// aluDesign
module aluDesign#(parameter W = 8, N = 4) (clk,rst,CE,MODE,CIN,INP_VALID,CMD,OPA,OPB, ERR,OV,COUT,G,L,E, RES);
clock: 5.36 ns
lec_check: 0
cap_margin: 20
cell_pad_in_sites_detail_placement: 0
core_margin: 2
core_utilization: 72
cts_cluster_diameter: 192
cts_cluster_size: 95
gpl_routability_driven: 1
gpl_timing_driven: 1
max_routing_layer: met4
place_density_lb_addon: 0.13
setup_slack_margin: -0.3
slew_margin: 40
run.sh (not shown) runs the stock make flow with config.mk's settings and CLKGATE_MAP_FILE=.
The first run finished with setup timing left.
Rerun with:
Settings changed: CORE_UTILIZATION 72 to 55, PLACE_DENSITY set to 0.54, PLACE_DENSITY_LB_ADDON 0.13 to not set, SETUP_SLACK_MARGIN -0.3 to 0.58.
Clock period 5.36 ns to 10.3 ns, I/O delays scaled along.
=> This time the run produced a clean layout. Non-clock buffer count goes down by 58. Total power goes down by well over a third. Final area goes down by a few percent. First-iteration DRC count goes down by a quarter to a third. Die area goes up by a quarter to a third. Via count goes down by a little under a tenth.
Rerun with:
Settings changed: CELL_PAD_IN_SITES_DETAIL_PLACEMENT 0 to not set, CORE_UTILIZATION 55 to 40, CTS_CLUSTER_DIAMETER 192 to not set, CTS_CLUSTER_SIZE 95 to not set, GPL_ROUTABILITY_DRIVEN 1 to not set, GPL_TIMING_DRIVEN 1 to not set, MAX_ROUTING_LAYER met4 to not set, PLACE_DENSITY 0.54 to not set, SETUP_SLACK_MARGIN 0.58 to not set, SLEW_MARGIN 40 to 20.
Clock period 10.3 ns to 5.75 ns, I/O delays scaled along.
- The changed run finished clean
- area after synthesis stays the same
- total power climbs by 83%
- combinational power grows by 85%
- global-route usage falls by 9.5 points
- cell area went up by 3.9%
- clock-buffer cell count is unchanged
- non-clock buffer count is higher by 44
- worst hold slack stays flat
- core utilization falls by 15 points
- sequential share of layout area goes down by 0.35 points
- fmax goes up by 20%
Rerun with:
Settings changed: CORE_UTILIZATION 40 to 42.
Count of clock-buffer cells in the layout does not change.
Setup slack gets worse by 0.051 ns.
Clock power grows by 14%.
Cell area grows by 0.50%.
Power grows by 1.1%.
Sequential power grows by about 1%.
Rerun with:
Settings changed: CORE_UTILIZATION 42 to 63, HOLD_SLACK_MARGIN set to -0.1.
Clock period 5.75 ns to 5.0 ns, I/O delays scaled along.
Effect: With this change the flow reached the layout checks and failed them: setup timing. Maximum frequency went up by 4.3%. Total power rose by 46%. Wire length rises by 7.8%. Final area is higher by 7.8%.
Rerun with:
Settings changed: ABC_AREA set to 1, CORE_UTILIZATION 63 to 65, CTS_CLUSTER_SIZE set to 98, HOLD_SLACK_MARGIN -0.1 to not set.
Clock period 5.0 ns to 3.9 ns, I/O delays scaled along.
What happened: The new run finished but fails on setup timing. Via count went up by about 15%. Total power went up by about 43%. Cell count went up by 20%. Sequential cell count stays the same. Clock-buffer cell count is unchanged. Critical path depth went up by 1.

* * *

Setup of nickel:
Starting RTL as in the previous note.
Design aluDesign, start of the top module:
module aluDesign#(parameter W = 8, N = 4) (clk,rst,CE,MODE,CIN,INP_VALID,CMD,OPA,OPB, ERR,OV,COUT,G,L,E, RES);
    input clk,rst,CE,MODE,CIN;
    input [1:0] INP_VALID;
    input [N-1:0] CMD;
    input [W-1:0] OPA,OPB;
    output reg ERR,OV,COUT,G,L,E;
        output reg [2*W-1:0] RES;
        reg [2*W-1:0] res_comb;
    parameter INV_INP = 2'b00, OPA_VALID = 2'b01, OPB_VALID = 2'b10, OPA_AND_OPB_VALID = 2'b11;
    parameter SHIFT_W = $clog2(W);
    reg [W-1:0] opa_r,opb_r;
    reg [N-1:0] cmd_r;
    reg [1:0] valid_r;
    reg mode_r,cin_r;
    reg cout_comb,ov_comb,g_comb,l_comb,e_comb,err_comb;
    always@(posedge clk,posedge rst) begin
        if(rst) begin
            opa_r <= 0;
            opb_r <= 0;
            cmd_r <= 0;
            valid_r <= 0;
            cin_r <= 0;
            mode_r <= 0;
        end
        else if(CE) begin
            opa_r <= OPA;
            opb_r <= OPB;
            cmd_r <= CMD;
            valid_r <= INP_VALID;
            cin_r <= CIN;
            mode_r <= MODE;
       end
    end
    always@(*) begin
        if(CE) begin
            res_comb = 0;
            err_comb = 0;
            cout_comb = 0;
            ov_comb = 0;
            g_comb = 0;
            l_comb = 0;
            e_comb = 0;
            if(mode_r == 1) begin
                case(valid_r)
                    INV_INP : begin
                        res_comb = 0;
                        err_comb = 1;
                    end
                    OPA_VALID : begin
                        case(cmd_r)
                            4'b0100 : begin
                                res_comb = opa_r + 1;
                                cout_comb = res_comb[W];
                            end
                           4'b0101 : begin
                               res_comb = opa_r - 1;
                               ov_comb = res_comb[W];
                            end
                            default : err_comb = 1;
  ...
make LEC_CHECK=0 CAP_MARGIN=20 CELL_PAD_IN_SITES_DETAIL_PLACEMENT=2 CORE_MARGIN=2 CORE_UTILIZATION=18 CTS_CLUSTER_SIZE=53 GPL_ROUTABILITY_DRIVEN=0 PLACE_DENSITY_LB_ADDON=0.25 SLEW_MARGIN=40 finish   # period 6.0 ns
#### Input delta (ember over nickel)
==> flow/config.mk <==
export PLATFORM = sky130hd
export DESIGN_NAME = aluDesign
export DESIGN_NICKNAME = aluDesign
export VERILOG_FILES = /design/flow/design.v
export SDC_FILE = /design/flow/constraint.sdc
export NUM_CORES = 4
export LEC_CHECK = 0
export CAP_MARGIN = 20
export CORE_MARGIN = 2
export CORE_UTILIZATION = 40
export SETUP_SLACK_MARGIN = 0.23
export SLEW_MARGIN = 20
==> flow/constraint.sdc <==
create_clock -name core_clock -period 5.75 [get_ports {clk}]
set_input_delay 1.1500 -clock core_clock [delete_from_list [all_inputs] [get_ports {clk}]]
set_output_delay 1.1500 -clock core_clock [all_outputs]
set_load 0.01 [all_outputs]
### Flow results
- Number of search-and-repair iterations in the first detailed-routing pass in ember is 1 higher than in nickel
- Source of the critical timing path: opa_r[4] -> nickel, opa_r[1] -> ember
- Taking nickel as the reference, in ember global-route usage went up by 13 points; cell count went down by 422; reported net switching power went down by 1.1%.
- Top routing layer in use = met5: ember; top routing layer in use = met4: nickel
## Diff of input files: juniper against ember
-- flow/config.mk --
<<< ember, line 7
export LEC_CHECK = 0
export CAP_MARGIN = 20
export CORE_MARGIN = 2
export CORE_UTILIZATION = 40
export SETUP_SLACK_MARGIN = 0.23
export SLEW_MARGIN = 20
>>> juniper, line 7
export LEC_CHECK = 0
export ABC_AREA = 1
export CAP_MARGIN = 20
export CORE_MARGIN = 2
export CORE_UTILIZATION = 66
export CTS_CLUSTER_DIAMETER = 333
export CTS_CLUSTER_SIZE = 98
export PLACE_DENSITY = 0.4
export SLEW_MARGIN = 20
export TNS_END_PERCENT = 5
==> flow/constraint.sdc <==
create_clock -name core_clock -period 3.9 [get_ports {clk}]
set_input_delay 0.7800 -clock core_clock [delete_from_list [all_inputs] [get_ports {clk}]]
set_output_delay 0.7800 -clock core_clock [all_outputs]
set_load 0.01 [all_outputs]
Findings:
Finished, but not clean: juniper, with negative setup slack. Setup slack: juniper less than ember. Reported for juniper and ember, number of clock buffers in the layout turned out identical to the last digit. Across both runs, wire length after detailed routing was higher for juniper than for ember. juniper vs ember: design area up in juniper. Between juniper and ember, the area share of and-or/or-and cells after synthesis is lower for juniper. juniper gives less sum of negative setup slack than ember did.
The inputs of indigo differ from those of juniper as listed below.
==> flow/config.mk <==
export PLATFORM = sky130hd
export DESIGN_NAME = aluDesign
export DESIGN_NICKNAME = aluDesign
export VERILOG_FILES = /design/flow/design.v
export SDC_FILE = /design/flow/constraint.sdc
export NUM_CORES = 4
export LEC_CHECK = 0
export CAP_MARGIN = 20
export CORE_MARGIN = 2
export CORE_UTILIZATION = 63
export CTS_CLUSTER_DIAMETER = 223
export CTS_CLUSTER_SIZE = 98
export SETUP_SLACK_MARGIN = -0.54
export SLEW_MARGIN = 0
==> flow/constraint.sdc <==
create_clock -name core_clock -period 6.0 [get_ports {clk}]
set_input_delay 1.2000 -clock core_clock [delete_from_list [all_inputs] [get_ports {clk}]]
set_output_delay 1.2000 -clock core_clock [all_outputs]
set_load 0.01 [all_outputs]
Notes after the runs:
- Routed length on met3 in indigo vs juniper: down 4.5 mm
- Every stage of the flow completed for indigo, and the final layout passed the timing, DRC and antenna checks.
- Compared with juniper, indigo shows first-pass GRT wire length that has gone down by a little under 10%.
- Diff juniper -> indigo: setup slack at placement picked up an extra 1.46 ns, number of well taps went up.
- For juniper, the dominant kind of combinational cell was simple AND/OR/NAND/NOR gates, unlike indigo, where it was adder cells.
- Startpoint of the worst setup timing path = opa_r[3]: indigo; startpoint of the worst setup timing path = opa_r[1]: juniper
> inputs changed (indigo -> willow)
-- flow/config.mk --
<<< indigo, line 9
export CORE_MARGIN = 2
export CORE_UTILIZATION = 63
export CTS_CLUSTER_DIAMETER = 223
export CTS_CLUSTER_SIZE = 98
export SETUP_SLACK_MARGIN = -0.54
export SLEW_MARGIN = 0
>>> willow, line 9
export CORE_MARGIN = 2
export CORE_UTILIZATION = 59
export SETUP_SLACK_MARGIN = 1.19
export SLEW_MARGIN = 20
==> flow/constraint.sdc <==
create_clock -name core_clock -period 4.42 [get_ports {clk}]
set_input_delay 0.8840 -clock core_clock [delete_from_list [all_inputs] [get_ports {clk}]]
set_output_delay 0.8840 -clock core_clock [all_outputs]
set_load 0.01 [all_outputs]
==> comparison <==
indigo → willow: total of cells resized after clock tree synthesis +76, count of plain and timing-repair buffers in the layout went up about 170%. indigo has a higher maximum cell stage delay along the critical path than willow. willow vs. indigo: final standard cell area without fillers shows an increase of 21%, total sequential power now sits higher, hold slack rose 0.0085 ns. In willow the total area of sequential cells turned out 7.5 µm² higher than in indigo. In the flow results for indigo and willow, the met2 capacity usage during global routing is smaller on indigo. Compared with indigo, willow shows critical path depth higher by 3. Looking across indigo and willow, the single run that reached the end with no open violations was indigo.
Power is estimated from default activity; no workload was simulated.
